Setup of run A:
// arm7_execute
module arm7_execute (
	input             clk,
	input      [31:0] instr_i,   
	input      [31:0] rn_i,      
	input      [31:0] rd_i,      
	input      [31:0] rs_i,      
	input      [31:0] rm_i,      
	input      [31:0] pc_i,      
	input      [3:0]  nzcv_i,    
	output reg [31:0] result_o,
	output reg [3:0]  nzcv_o,
	output reg        wb_o,
	output reg        exec_o
);
localparam T_MULTIPLY          = 4'd0;
localparam T_DATA_PROCESSING   = 4'd7;
localparam T_LOAD_STORE        = 4'd8;
localparam T_BRANCH            = 4'd11;
localparam OP_SUB              = 4'd2;
localparam OP_ADD              = 4'd4;
reg [31:0] instr_q, rn_q, rd_q, rs_q, rm_q, pc_q;
reg [3:0]  nzcv_q;
always @(posedge clk) begin
	instr_q <= instr_i;
	rn_q    <= rn_i;
	rd_q    <= rd_i;
	rs_q    <= rs_i;
	rm_q    <= rm_i;
	pc_q    <= pc_i;
	nzcv_q  <= nzcv_i;
end
wire [3:0]  instr_type;
wire [31:0] mult_result;
wire [31:0] shifter_result;
wire        c_to_alu;
wire [31:0] alu_result;
wire [3:0]  alu_nzcv;
wire        alu_is_writeback;
wire        will_this_be_executed;
reg        use_shifter;
reg [31:0] alu_operand_1;
reg [31:0] alu_operand_2;
reg [3:0]  alu_opcode;
inst_decode InstructionDecoder(
	.ir(instr_q),
	.instr_type(instr_type)
);
multiplier Multiplier(
	.Rs(rs_q),
	.Rm(rm_q),
	.result(mult_result)
);
always @(*) begin
	alu_operand_2 = 0;
	case (instr_type)
		T_DATA_PROCESSING: begin
			alu_operand_1 = rn_q;
			use_shifter = 1;
			alu_opcode = instr_q[24:21];
		end
		T_MULTIPLY: begin
			alu_operand_1 = (instr_q[21] == 1) ? rd_q : 32'd0;	 
			alu_operand_2 = mult_result;
			use_shifter = 0;
			alu_opcode = OP_ADD;
		end
		T_BRANCH: begin
			alu_operand_1 = pc_q - 4;
			alu_operand_2 = (instr_q[23] == 1) ? {6'b111111, instr_q[23:0], 2'b00} : {6'b000000, instr_q[23:0], 2'b00};
			use_shifter = 0;
			alu_opcode = OP_ADD;
		end
  ...
Settings: LEC_CHECK=0, CAP_MARGIN=20, CORE_MARGIN=2, CORE_UTILIZATION=56, SETUP_SLACK_MARGIN=-1.01, SLEW_MARGIN=20; clock period 10.1 ns.
run.sh (not shown) runs the stock make flow with config.mk's settings and CLKGATE_MAP_FILE=.
Complete run, failing final checks: run A, reason negative setup slack.
#### Input delta (run B over run A)
Settings: an added HOLD_SLACK_MARGIN of 0.3; a change of CORE_UTILIZATION from 56 to 58; a change of SETUP_SLACK_MARGIN from -1.01 to -0.73; a change of the clock period (ns, I/O delays scaled along) from 10.1 to 9.45.
==> comparison <==
The layout from run B, despite a flow that completed every stage, fails the layout checks, with the failing checks listed as max-capacitance violations, max-slew violations, negative setup slack.
Comparing wire length the detailed router placed on met1 for run B and run A, the bigger number came from run B.
On half-perimeter wire length after detailed placement, run A loses to run B.
The higher setup slack came out of run A.
Looking only at number of CTS-inserted buffers, and setting everything else aside, the higher value of run B and run A goes to run A.
Min period utilization across run B and run A: run A
Inputs modified between run B and run C:
Settings: changing SETUP_SLACK_MARGIN from -0.73 to -0.69; changing CORE_UTILIZATION from 58 to 61; changing the clock period (ns, I/O delays scaled along) from 9.45 to 10.1.
==> results <==
Ran to the end and failed final checks on max-capacitance violations, max-slew violations, negative setup slack: run B.
As the logs show, run C stopped at 5_1_grt after a tool error, so it never reached the end of the flow.
Looking only at vertical extent of the die, and setting everything else aside, the lower value of run B and run C goes to run C.
Buffer levels on the longest clock path across run B and run C: no real change.
Summary — pre-CTS setup slack, run C relative to run B: higher, by 0.41 ns.
Edits applied to the flow inputs when going from run C to run D:
Settings: removing HOLD_SLACK_MARGIN (formerly 0.3); removing SETUP_SLACK_MARGIN (formerly -0.69); changing CORE_UTILIZATION from 61 to 40; changing the clock period (ns, I/O delays scaled along) from 10.1 to 12.6.
Results
Across run D and run C, a clean result was obtained everywhere but in run C. Stage in which a tool error killed run C: 5_1_grt. Taking run C as the reference, in run D cell count listed in synth_stat.txt now sits at about the same level; placeable core region now sits higher; xor and xnor area share after synthesis now sits at about the same level; width of the die now sits higher; height of the die now sits higher. As far as area fraction in compound gates after synthesis goes, run D and run C are indistinguishable; the numbers are identical. Comparing run D against run C, there is no change at all in number of distinct library cells after synthesis. Between run D and run C, the mean area per synthesized cell figures differ only marginally. Summary of run D over run C: post-detailed-placement cell area -5.7%, area enclosed by the die boundary +52%. Looking at pre-placement core utilization, run D sits 21 points below run C.

---

== build 54 ==
arm7_execute again, from the RTL that the note above started with.
// arm7_execute
module arm7_execute (
	input             clk,
	input      [31:0] instr_i,   
	input      [31:0] rn_i,      
	input      [31:0] rd_i,      
	input      [31:0] rs_i,      
	input      [31:0] rm_i,      
	input      [31:0] pc_i,      
	input      [3:0]  nzcv_i,    
	output reg [31:0] result_o,
	output reg [3:0]  nzcv_o,
	output reg        wb_o,
	output reg        exec_o
);
make LEC_CHECK=0 CAP_MARGIN=20 CORE_MARGIN=2 CORE_UTILIZATION=59 SLEW_MARGIN=20 finish   # period 7.03 ns
Stage in which a tool error killed build 54: global routing (5_1_grt).
Setup changes, build 54 to build 52
Settings: an added SETUP_SLACK_MARGIN of -0.74; a change of CORE_UTILIZATION from 59 to 56; a change of the clock period (ns, I/O delays scaled along) from 7.03 to 9.59.
Results
To summarise build 52: no stage aborted, but the layout did not pass its checks, failing on negative setup slack. Reported for build 52 and build 54, area share of and/or/nand/nor cells after synthesis turned out identical to the last digit. Height of the chip up 7.2 µm in build 52 wrt build 54. Build 54 -> build 52: synthesized cell count delta 0, exact match. In the floorplan summary, build 52 is listed with a die area greater than that of build 54.
--- input diff build 52..build 63 ---
Settings: setting CTS_CLUSTER_SIZE to 97 for the first time; setting CTS_CLUSTER_DIAMETER to 275 for the first time; setting PLACE_DENSITY to 0.37 for the first time; removing SETUP_SLACK_MARGIN (formerly -0.74); changing CORE_UTILIZATION from 56 to 60; changing the clock period (ns, I/O delays scaled along) from 9.59 to 10.9.
==> comparison <==
- Build 63: it failed during global routing (5_1_grt), and the tool reported GRT-0232.
- Die size was lower in the run labelled build 63.
- Reported for build 63 and build 52, number of sinks on the clock net turned out identical to the last digit.
- STATUS setup slack at placement: build 63 wins against build 52
- Diff build 52..build 63 | post-synth area from yosys stat | unchanged
- As far as post-synthesis instance area goes, build 63 and build 52 are indistinguishable; the numbers are identical.
[inputs] build 58 vs build 63
Settings: setting GPL_ROUTABILITY_DRIVEN to 0 for the first time; changing CAP_MARGIN from 20 to 0; changing CORE_UTILIZATION from 60 to 37; changing CTS_CLUSTER_DIAMETER from 275 to 194; changing CORE_MARGIN from 2 to 9; setting GPL_TIMING_DRIVEN to 1 for the first time; removing PLACE_DENSITY (formerly 0.37); removing CTS_CLUSTER_SIZE (formerly 97); setting TNS_END_PERCENT to 60 for the first time; setting CELL_PAD_IN_SITES_GLOBAL_PLACEMENT to 2 for the first time; changing SLEW_MARGIN from 20 to 30; changing the clock period (ns, I/O delays scaled along) from 10.9 to 13.5.
[summary]
Of build 58 and build 63, only build 58 finishes the flow clean. Build 63 | ERROR | global routing (5_1_grt). Summary: with build 63 as the reference, x dimension of the die in build 58 moved up by more than a quarter. Count of buffers added by post-CTS timing repair for setup (lower): build 58. Sort build 58 and build 63 by effective utilization at floorplan desc -> top: build 63.
Inputs modified between build 58 and build 59:
Settings: SLEW_MARGIN now 20, was 30; GPL_TIMING_DRIVEN no longer set, was 1; CORE_UTILIZATION now 59, was 37; PLACE_DENSITY_LB_ADDON now 0.0, previously not set; TNS_END_PERCENT no longer set, was 60; CTS_CLUSTER_DIAMETER no longer set, was 194; CAP_MARGIN now 20, was 0; CELL_PAD_IN_SITES_GLOBAL_PLACEMENT no longer set, was 2; CORE_MARGIN now 2, was 9; GPL_ROUTABILITY_DRIVEN no longer set, was 0; the clock period (ns, I/O delays scaled along) now 11.5, was 13.5.
## What came out
- Stage in which a tool error killed build 59: global routing (5_1_grt).
- Of the two candidates, build 58 has the better pre-CTS setup slack and build 59 the worse one.
- The initial core utilization reported for build 59 is greater than that of build 58 by 22 points.
- Going from build 58 to build 59, placement row count shrank by about 20%, count of buffers from port buffering held steady.
- Area enclosed by the die boundary delta (build 59 − build 58): favourable
- Changes observed in build 59 relative to build 58: yosys synthesis chip area held; count of cells resized by post-cts repair rose 86.
Input-level comparison between build 30 and build 59:
Settings: swapping 59 for 44 in CORE_UTILIZATION; clearing PLACE_DENSITY_LB_ADDON, which used to be 0.0; swapping 11.5 for 7.95 in the clock period (ns, I/O delays scaled along).
==> results <==
Build 30 had finished all stages when the layout checks came back failing, citing negative setup slack.
Going from build 59 to build 30, mean instance size in the synthesized netlist was more or less identical; synthesized cell count held steady; placed wire-length estimate higher.
Build 30 gives more number of gates resized after CTS than build 59 did.

---

## wip/violet
Starting RTL as in the previous note.
clock: 13.8 ns
lec_check: 0
abc_area: 1
cap_margin: 20
core_aspect_ratio: 1.8
core_margin: 10
core_utilization: 47
cts_cluster_diameter: 297
cts_cluster_size: 99
gpl_routability_driven: 0
gpl_timing_driven: 1
hold_slack_margin: 0.24
place_density_lb_addon: 0.01
setup_slack_margin: -0.6
slew_margin: 20
tns_end_percent: 60
wip/violet got as far as global routing (5_1_grt), where a tool error ended the run.
## Diff of input files: wip/cedar against wip/violet
# wip/violet
export LEC_CHECK = 0
export ABC_AREA = 1
export CAP_MARGIN = 20
export CORE_ASPECT_RATIO = 1.8
export CORE_MARGIN = 10
export CORE_UTILIZATION = 47
export CTS_CLUSTER_DIAMETER = 297
export CTS_CLUSTER_SIZE = 99
export GPL_ROUTABILITY_DRIVEN = 0
export GPL_TIMING_DRIVEN = 1
export HOLD_SLACK_MARGIN = 0.24
export PLACE_DENSITY_LB_ADDON = 0.01
export SETUP_SLACK_MARGIN = -0.6
export SLEW_MARGIN = 20
export TNS_END_PERCENT = 60
create_clock -name core_clock -period 13.8 [get_ports {clk}]
# wip/cedar
export LEC_CHECK = 0
export CAP_MARGIN = 20
export CORE_MARGIN = 2
export CORE_UTILIZATION = 70
export CTS_CLUSTER_DIAMETER = 374
export CTS_CLUSTER_SIZE = 40
export SLEW_MARGIN = 20
create_clock -name core_clock -period 6.93 [get_ports {clk}]
### Flow results
Area fraction in mux cells, wip/violet and wip/cedar, higher one = wip/cedar. Across both runs, simple-gate share of the synthesized area was lower for wip/cedar than for wip/violet. wip/cedar: die size lower than wip/violet. Of wip/violet and wip/cedar, not a single run came through the flow clean. Per the comparison of wip/cedar with wip/violet, horizontal die dimension higher; synthesized cell count now smaller.
#### Input delta (wip/lagoon over wip/cedar)
# wip/cedar
export LEC_CHECK = 0
export CAP_MARGIN = 20
export CORE_MARGIN = 2
export CORE_UTILIZATION = 70
export CTS_CLUSTER_DIAMETER = 374
export CTS_CLUSTER_SIZE = 40
export SLEW_MARGIN = 20
create_clock -name core_clock -period 6.93 [get_ports {clk}]
# wip/lagoon
export LEC_CHECK = 0
export ABC_AREA = 1
export CAP_MARGIN = 20
export CORE_MARGIN = 2
export CORE_UTILIZATION = 56
export CTS_CLUSTER_DIAMETER = 59
export CTS_CLUSTER_SIZE = 49
export GPL_ROUTABILITY_DRIVEN = 0
export GPL_TIMING_DRIVEN = 1
export HOLD_SLACK_MARGIN = 0.29
export PLACE_DENSITY_LB_ADDON = 0.12
export SETUP_SLACK_MARGIN = -0.6
export SLEW_MARGIN = 20
export TNS_END_PERCENT = 60
create_clock -name core_clock -period 13.8 [get_ports {clk}]
- Of wip/cedar and wip/lagoon, just one finished clean: wip/lagoon.
- wip/cedar did not finish: a tool error stopped it during detailed placement (3_5_place_dp).
- Taking wip/cedar over wip/lagoon, the cell count after synthesis ratio works out to 0.76.
- Run comparison: wip/cedar biggest combinational cell group after synthesis adder cells; wip/lagoon biggest combinational cell group after synthesis simple AND/OR/NAND/NOR gates
- Share of synthesized area spent on multiplexers: wip/lagoon lower than wip/cedar
- Overall die area grows by more than a quarter when moving from wip/cedar to wip/lagoon.
- Of wip/cedar and wip/lagoon, the higher die width belongs to wip/lagoon.
- Sort wip/cedar and wip/lagoon by compound-gate portion of the synthesized area asc -> top: wip/lagoon
